==> v20 <==
==> flow/design.v <==
module ALU (
    input wire [4:0] ALUOp,
    input wire [31:0] A,
    input wire [31:0] B,
    output wire [31:0] Result,
    output wire ALUExp
);
  wire [31:0] add_sub_res;
  wire [31:0] slt_res;
  wire [31:0] sltu_res;
  wire [31:0] and_res;
  wire [31:0] nor_res;
  wire [31:0] or_res;
  wire [31:0] xor_res;
  wire [31:0] sll_res;
  wire [31:0] sr_res;
  wire [31:0] lui_res;
  wire [31:0] mul_res;   
  wire [31:0] andn_res;
  wire [31:0] orn_res;
  wire [63:0] sr64_result;
  wire [63:0] mul64_res;   
  wire [31:0] div_res;   
  wire        add_ovf;
  wire        sub_ovf;
  wire        div_exc;
  wire        add_exc;
  wire        sub_exc;
  wire [31:0] adder_a;
  wire [31:0] adder_b;
  wire        adder_cin;
  wire [31:0] adder_res;
  wire        adder_cout;
  assign adder_a = A;
  assign adder_b = (ALUOp == 5'b00001 | ALUOp == 5'b00010 | ALUOp == 5'b00011) ? ~B : B;
  assign adder_cin = (ALUOp == 5'b00001 | ALUOp == 5'b00010 | ALUOp == 5'b00011) ? 1'b1 : 1'b0;
  assign {adder_cout, adder_res} = adder_a + adder_b + adder_cin;
  assign add_sub_res = adder_res;
  assign add_exc = (adder_a[31] ~^ adder_b[31]) & (adder_a[31] ^ adder_res[31]);
  assign sub_exc = (adder_a[31] ~^ adder_b[31]) & (adder_a[31] ^ adder_res[31]);
  assign add_ovf = add_exc;
  assign sub_ovf = sub_exc;
  assign slt_res = {31'b0, ((A[31] & ~B[31]) | ((A[31] ~^ B[31]) & adder_res[31]))};
  assign sltu_res = {31'b0, ~adder_cout};
  assign and_res = A & B;
  assign or_res = A | B;
  assign andn_res = A & ~B;
  assign orn_res = A | ~B;
  assign nor_res = ~(A | B);
  assign xor_res = A ^ B;
  assign lui_res = B;
  assign sll_res = A << B[4:0];
  assign sr64_result = {{32{(ALUOp == 5'b01010) & A[31]}}, A[31:0]} >> B[4:0];
  assign sr_res = sr64_result[31:0];
  assign mul64_res = A * B;
  assign mul_res = mul64_res[31:0];
  assign div_res = (B == 32'b0) ? 32'b0 : A / B;
  assign div_exc = (B == 32'b0);
  assign Result = ({32{ALUOp == 5'b00000}}   & add_sub_res
                  |{32{ALUOp == 5'b00001}}   & add_sub_res
                  |{32{ALUOp == 5'b00010}}   & slt_res
                  |{32{ALUOp == 5'b00011}}  & sltu_res
                  |{32{ALUOp == 5'b00100}}   & and_res
                  |{32{ALUOp == 5'b00101}}   & nor_res
                  |{32{ALUOp == 5'b00110}}    & or_res
                  |{32{ALUOp == 5'b00111}}   & xor_res
                  |{32{ALUOp == 5'b01000}}   & sll_res
                  |{32{ALUOp == 5'b01001}}   & sr_res
                  |{32{ALUOp == 5'b01010}}   & sr_res
                  |{32{ALUOp == 5'b01011}}   & lui_res
                  |{32{ALUOp == 5'b01100}}  & andn_res
                  |{32{ALUOp == 5'b01101}}   & orn_res
                  |{32{ALUOp == 5'b01110}}   & mul_res
                  |{32{ALUOp == 5'b01111}}   & div_res
                  |{32{ALUOp == 5'b00000}} & 32'b0);
  assign ALUExp = ({1{ALUOp == 5'b00000}}    & add_ovf
                  |{1{ALUOp == 5'b00001}}    & sub_ovf
                  |{1{ALUOp == 5'b01111}}    & div_exc);
endmodule
module alu_unit (
    input  wire        clk,
    input  wire        rst,
    input  wire        in_valid,
    output wire        in_ready,
    input  wire [ 4:0] in_op,
    input  wire [31:0] in_a,
    input  wire [31:0] in_b,
    output reg         out_valid,
    output reg  [31:0] out_result,
    output reg         out_exc
);
  reg        v1;
  reg [ 4:0] op1;
  reg [31:0] a1;
  reg [31:0] b1;
  wire [31:0] alu_res;
  wire        alu_exc;
  assign in_ready = 1'b1;
  ALU u_alu (
      .ALUOp (op1),
      .A     (a1),
      .B     (b1),
      .Result(alu_res),
      .ALUExp(alu_exc)
  );
  always @(posedge clk) begin
    if (rst) begin
      v1        <= 1'b0;
      out_valid <= 1'b0;
    end else begin
      v1        <= in_valid;
      out_valid <= v1;
    end
    op1        <= in_op;
    a1         <= in_a;
    b1         <= in_b;
    out_result <= alu_res;
    out_exc    <= alu_exc;
  end
endmodule
==> flow/run.sh <==
#!/bin/bash
# the make line also repeats each setting of config.mk as NAME=value (left out here)
make -C /OpenROAD-flow-scripts/flow DESIGN_CONFIG=/design/flow/config.mk WORK_HOME=/design/flow/orfs CLKGATE_MAP_FILE= finish
==> flow/config.mk <==
export PLATFORM = sky130hd
export DESIGN_NAME = alu_unit
export DESIGN_NICKNAME = alu_unit
export VERILOG_FILES = /design/flow/design.v
export SDC_FILE = /design/flow/constraint.sdc
export NUM_CORES = 4
export LEC_CHECK = 0
export CAP_MARGIN = 0
export CELL_PAD_IN_SITES_GLOBAL_PLACEMENT = 3
export CORE_MARGIN = 2
export CORE_UTILIZATION = 29
export CTS_CLUSTER_DIAMETER = 105
export CTS_CLUSTER_SIZE = 48
export GPL_ROUTABILITY_DRIVEN = 1
export GPL_TIMING_DRIVEN = 0
export HOLD_SLACK_MARGIN = 0.1
export MAX_ROUTING_LAYER = met4
export MIN_ROUTING_LAYER = met2
export PLACE_DENSITY_LB_ADDON = 0.21
export SLEW_MARGIN = 35
export TNS_END_PERCENT = 20
==> flow/constraint.sdc <==
create_clock -name core_clock -period 84.3 [get_ports {clk}]
set_input_delay 16.8600 -clock core_clock [delete_from_list [all_inputs] [get_ports {clk}]]
set_output_delay 16.8600 -clock core_clock [all_outputs]
set_load 0.01 [all_outputs]
==> inputs of v7, as changes to v20 <==
- ABC_AREA: default -> 1
- CAP_MARGIN: 0 -> 20
- CELL_PAD_IN_SITES_GLOBAL_PLACEMENT: 3 -> default
- CORE_UTILIZATION: 29 -> 66
- CTS_CLUSTER_DIAMETER: 105 -> 206
- CTS_CLUSTER_SIZE: 48 -> default
- GPL_ROUTABILITY_DRIVEN: 1 -> default
- GPL_TIMING_DRIVEN: 0 -> default
- HOLD_SLACK_MARGIN: 0.1 -> 0.29
- MAX_ROUTING_LAYER: met4 -> default
- MIN_ROUTING_LAYER: met2 -> default
- PLACE_DENSITY: default -> 0.6
- PLACE_DENSITY_LB_ADDON: 0.21 -> default
- SLEW_MARGIN: 35 -> 20
- TNS_END_PERCENT: 20 -> default
==> flow/constraint.sdc (replaced) <==
create_clock -name core_clock -period 64.0 [get_ports {clk}]
set_input_delay 12.8000 -clock core_clock [delete_from_list [all_inputs] [get_ports {clk}]]
set_output_delay 12.8000 -clock core_clock [all_outputs]
set_load 0.01 [all_outputs]
==> inputs of v17, as changes to v20 <==
- CAP_MARGIN: 0 -> 20
- CELL_PAD_IN_SITES_DETAIL_PLACEMENT: default -> 0
- CELL_PAD_IN_SITES_GLOBAL_PLACEMENT: 3 -> default
- CORE_ASPECT_RATIO: default -> 0.69
- CORE_MARGIN: 2 -> 8
- CORE_UTILIZATION: 29 -> 27
- CTS_CLUSTER_DIAMETER: 105 -> 102
- CTS_CLUSTER_SIZE: 48 -> default
- GPL_TIMING_DRIVEN: 0 -> default
- HOLD_SLACK_MARGIN: 0.1 -> 0.16
- PLACE_DENSITY_LB_ADDON: 0.21 -> default
- SETUP_SLACK_MARGIN: default -> 5.0
- TNS_END_PERCENT: 20 -> 50
==> flow/constraint.sdc (replaced) <==
create_clock -name core_clock -period 64.0 [get_ports {clk}]
set_input_delay 12.8000 -clock core_clock [delete_from_list [all_inputs] [get_ports {clk}]]
set_output_delay 12.8000 -clock core_clock [all_outputs]
set_load 0.01 [all_outputs]
==> flow_metrics.py <==
# Auto-generated metrics
metrics = {
    "run_status": {
        "outcome": "aborted with a tool error",
        "lastStage": "global routing (5_1_grt)",
        "stop_error": "[ERROR GRT-0232] Routing congestion too high. Check the congestion heatmap in the GUI.",
    },
    "floorplanning": {
        "die_area_sq_um": 192300,
        "die_width_um": 438.6,
        "core-area_sq_um": 187800,
    },
    "synth": {
        "synth_stat.cells": 7446,
        "ys_sh_aoi_pct": 23.67,
        "synth.cellmix.simpleShare_pct": 20.63,
        "ys_sh_adder_pct": 33.52,
        "synth_area_sq_um": 54770,
        "mux_share_pct": 3.786,
        "ys_types": 102,
    },
    "global_routing": {
        "globalRouteMet1Util_pct": 0,
    },
    "place": {
        "gp_congestion": 1.206,
        "dp.cells": 10090,
        "dp_hpwl_mm": 289.8,
    },
    "cts": {
        "cts_setup_buffers": 17,
    },
}
-- figures above: v20

==> flow_metrics.py <==
# Auto-generated metrics
metrics = {
    "run_status": {
        "outcome": "aborted with a tool error",
        "stop_error": "[ERROR GRT-0116] Global routing finished with congestion. Check the congestion regions in the DRC Viewer.",
        "lastStage": "global routing (5_1_grt)",
    },
    "floorplanning": {
        "die_area_sq_um": 217800,
        "die_width_um": 558.2,
    },
    "synth": {
        "ys_types": 102,
        "ys_sh_adder_pct": 33.52,
        "synth_area_sq_um": 54770,
    },
    "place": {
        "gp_congestion": 1.217,
        "dp.cells": 12220,
    },
    "global_routing": {
        "globalRouteMet1Util_pct": 0,
    },
    "cts": {
        "cts_setup_buffers": 227,
    },
}
-- figures above: v17

==> flow_metrics.py <==
# Generated from Yosys and OpenROAD reports
metrics = {
    "run_status": {
        "outcome": "finished with violations",
        "check-failures": "setup timing",
    },
    "place": {
        "dp_hpwl_mm": 170.0,
        "dp.cells": 10030,
    },
    "synth": {
        "ys_sh_adder_pct": 32.76,
        "ys_sh_aoi_pct": 15.84,
    },
    "floorplanning": {
        "die_area_sq_um": 87260,
        "die_width_um": 295.4,
    },
    "timing": {
        "setup_slack_ns": -1.939,
        "setup_viol": 1,
    },
    "cts": {
        "cts_setup_buffers": 21,
    },
}
-- figures above: v7


========
==> amber <==
Starts from the design.v that is shown in full above.
clock: 48.1 ns
lec_check: 0
cap_margin: 20
core_margin: 2
core_utilization: 70
cts_cluster_diameter: 134
max_routing_layer: met4
place_density: 0.6
slew_margin: 20
run.sh (not shown) runs the stock make flow with config.mk's settings and CLKGATE_MAP_FILE=.
==> inputs of yarrow, as changes to amber <==
--- a/flow/config.mk
+++ b/flow/config.mk
@@ -6,9 +6,11 @@
 export NUM_CORES = 4
 export LEC_CHECK = 0
+export ABC_AREA = 1
 export CAP_MARGIN = 20
+export CELL_PAD_IN_SITES_DETAIL_PLACEMENT = 2
 export CORE_MARGIN = 2
-export CORE_UTILIZATION = 70
-export CTS_CLUSTER_DIAMETER = 134
-export MAX_ROUTING_LAYER = met4
+export CORE_UTILIZATION = 40
+export CTS_CLUSTER_SIZE = 84
+export GPL_ROUTABILITY_DRIVEN = 0
 export PLACE_DENSITY = 0.6
 export SLEW_MARGIN = 20
==> flow/constraint.sdc (replaced) <==
create_clock -name core_clock -period 64.0 [get_ports {clk}]
set_input_delay 12.8000 -clock core_clock [delete_from_list [all_inputs] [get_ports {clk}]]
set_output_delay 12.8000 -clock core_clock [all_outputs]
set_load 0.01 [all_outputs]
==> inputs of tundra, as changes to amber <==
--- a/flow/config.mk
+++ b/flow/config.mk
@@ -6,9 +6,11 @@
 export NUM_CORES = 4
 export LEC_CHECK = 0
+export ABC_AREA = 1
 export CAP_MARGIN = 20
 export CORE_MARGIN = 2
-export CORE_UTILIZATION = 70
-export CTS_CLUSTER_DIAMETER = 134
-export MAX_ROUTING_LAYER = met4
+export CORE_UTILIZATION = 66
+export CTS_CLUSTER_DIAMETER = 206
+export CTS_CLUSTER_SIZE = 64
+export HOLD_SLACK_MARGIN = 0.29
 export PLACE_DENSITY = 0.6
 export SLEW_MARGIN = 20
==> flow/constraint.sdc (replaced) <==
create_clock -name core_clock -period 55.4 [get_ports {clk}]
set_input_delay 11.0800 -clock core_clock [delete_from_list [all_inputs] [get_ports {clk}]]
set_output_delay 11.0800 -clock core_clock [all_outputs]
set_load 0.01 [all_outputs]
==> comparison <==
tundra aborted during 5_1_grt, error GRT-0116. amber ended with an error in 4_1_cts on DPL-0038. yarrow failed in 3_5_place_dp.
In synthesized cell count, tundra and yarrow do not differ.
Area after synthesis: tundra is higher than amber (about 2.3%).
The highest die size belongs to yarrow, the lowest to amber.

========
==> job 2505 <==
Starts from the design.v that is shown in full above.
clock: 64.0 ns
lec_check: 0
abc_area: 1
cap_margin: 40
cell_pad_in_sites_detail_placement: 2
core_margin: 8
core_utilization: 69
cts_cluster_size: 42
gpl_routability_driven: 0
max_routing_layer: met4
min_routing_layer: met2
place_density: 0.6
slew_margin: 30
==> job 3344: changes against job 2505 <==
Settings changed: ABC_AREA 1 to unset, CAP_MARGIN 40 to 20, CELL_PAD_IN_SITES_DETAIL_PLACEMENT 2 to unset, CORE_MARGIN 8 to 2, CORE_UTILIZATION 69 to 27, CTS_CLUSTER_SIZE 42 to unset, GPL_ROUTABILITY_DRIVEN 0 to unset, MAX_ROUTING_LAYER met4 to unset, MIN_ROUTING_LAYER met2 to unset, SLEW_MARGIN 30 to 20.
==> flow/constraint.sdc (replaced) <==
create_clock -name core_clock -period 63.2 [get_ports {clk}]
set_input_delay 12.6400 -clock core_clock [delete_from_list [all_inputs] [get_ports {clk}]]
set_output_delay 12.6400 -clock core_clock [all_outputs]
set_load 0.01 [all_outputs]
==> job 6215: changes against job 2505 <==
Settings changed: CELL_PAD_IN_SITES_DETAIL_PLACEMENT 2 to unset, CORE_MARGIN 8 to 2, CORE_UTILIZATION 69 to 72, CTS_CLUSTER_DIAMETER set to 255, CTS_CLUSTER_SIZE 42 to 74, GPL_ROUTABILITY_DRIVEN 0 to unset, MAX_ROUTING_LAYER met4 to unset, MIN_ROUTING_LAYER met2 to unset, PLACE_DENSITY 0.6 to 0.35, SETUP_SLACK_MARGIN set to 3.52, SLEW_MARGIN 30 to 20.
==> flow/constraint.sdc (replaced) <==
create_clock -name core_clock -period 31.9 [get_ports {clk}]
set_input_delay 6.3800 -clock core_clock [delete_from_list [all_inputs] [get_ports {clk}]]
set_output_delay 6.3800 -clock core_clock [all_outputs]
set_load 0.01 [all_outputs]
==> job 7341: changes against job 2505 <==
Settings changed: ABC_AREA 1 to unset, CAP_MARGIN 40 to 20, CELL_PAD_IN_SITES_DETAIL_PLACEMENT 2 to unset, CORE_MARGIN 8 to 2, CORE_UTILIZATION 69 to 52, CTS_CLUSTER_DIAMETER set to 363, CTS_CLUSTER_SIZE 42 to 99, GPL_ROUTABILITY_DRIVEN 0 to unset, MAX_ROUTING_LAYER met4 to unset, MIN_ROUTING_LAYER met2 to unset, SLEW_MARGIN 30 to 20.
==> flow/constraint.sdc (replaced) <==
create_clock -name core_clock -period 54.7 [get_ports {clk}]
set_input_delay 10.9400 -clock core_clock [delete_from_list [all_inputs] [get_ports {clk}]]
set_output_delay 10.9400 -clock core_clock [all_outputs]
set_load 0.01 [all_outputs]
==> results <==
- Job 7341 completed and failed the layout checks on negative setup slack. Job 6215 died in clock tree synthesis. Job 2505 aborted during detailed placement with DPL-0033. Job 3344 finished with timing, DRC and antenna clean.
- Synthesized cell count: job 7341 is smaller than job 6215 (14%).
- Between job 7341 and job 3344, the lower hold slack is in job 3344 (gap 0.0058 ns).
- Between job 7341 and job 3344, the lower wire length is in job 3344 (gap 0.92%, measured against job 3344).
- Of job 7341 and job 3344, job 3344 has the higher register-to-register slack (gap 7.4 ns).
==> figures <==
                                                                                job 7341                   job 6215    job 3344                   job 2505
Status                                                        complete, but fails checks  aborted with a tool error  timing/DRC/antenna clean  aborted with a tool error
Last stage reached                                                                     -       clock tree synthesis           -         detailed placement
Violated checks                                                     negative setup slack                          -           -                          -
# nets final                                                                       11000                          -       10600                          -
Met2 Use GR                                                                        75.9%                          -       44.0%                          -
Final non-clock buffer share                                                       24.8%                          -       22.2%                          -
Maximum number of pins on one net before global-route repair                          75                          -         113                          -
Number of warnings in the stage logs                                                 130                          -         132                          -
Area growth from synthesis to layout                                               48.8%                          -       40.6%                          -
Combinational Power Share                                                          95.4%                          -       95.3%                          -
Peak ir drop on the vdd network                                               0.000326 V                          -  0.000323 V                          -
Final sequential cell count                                                          104                          -         104                          -
No activity file was given, so power comes from the tool's default toggle rates.
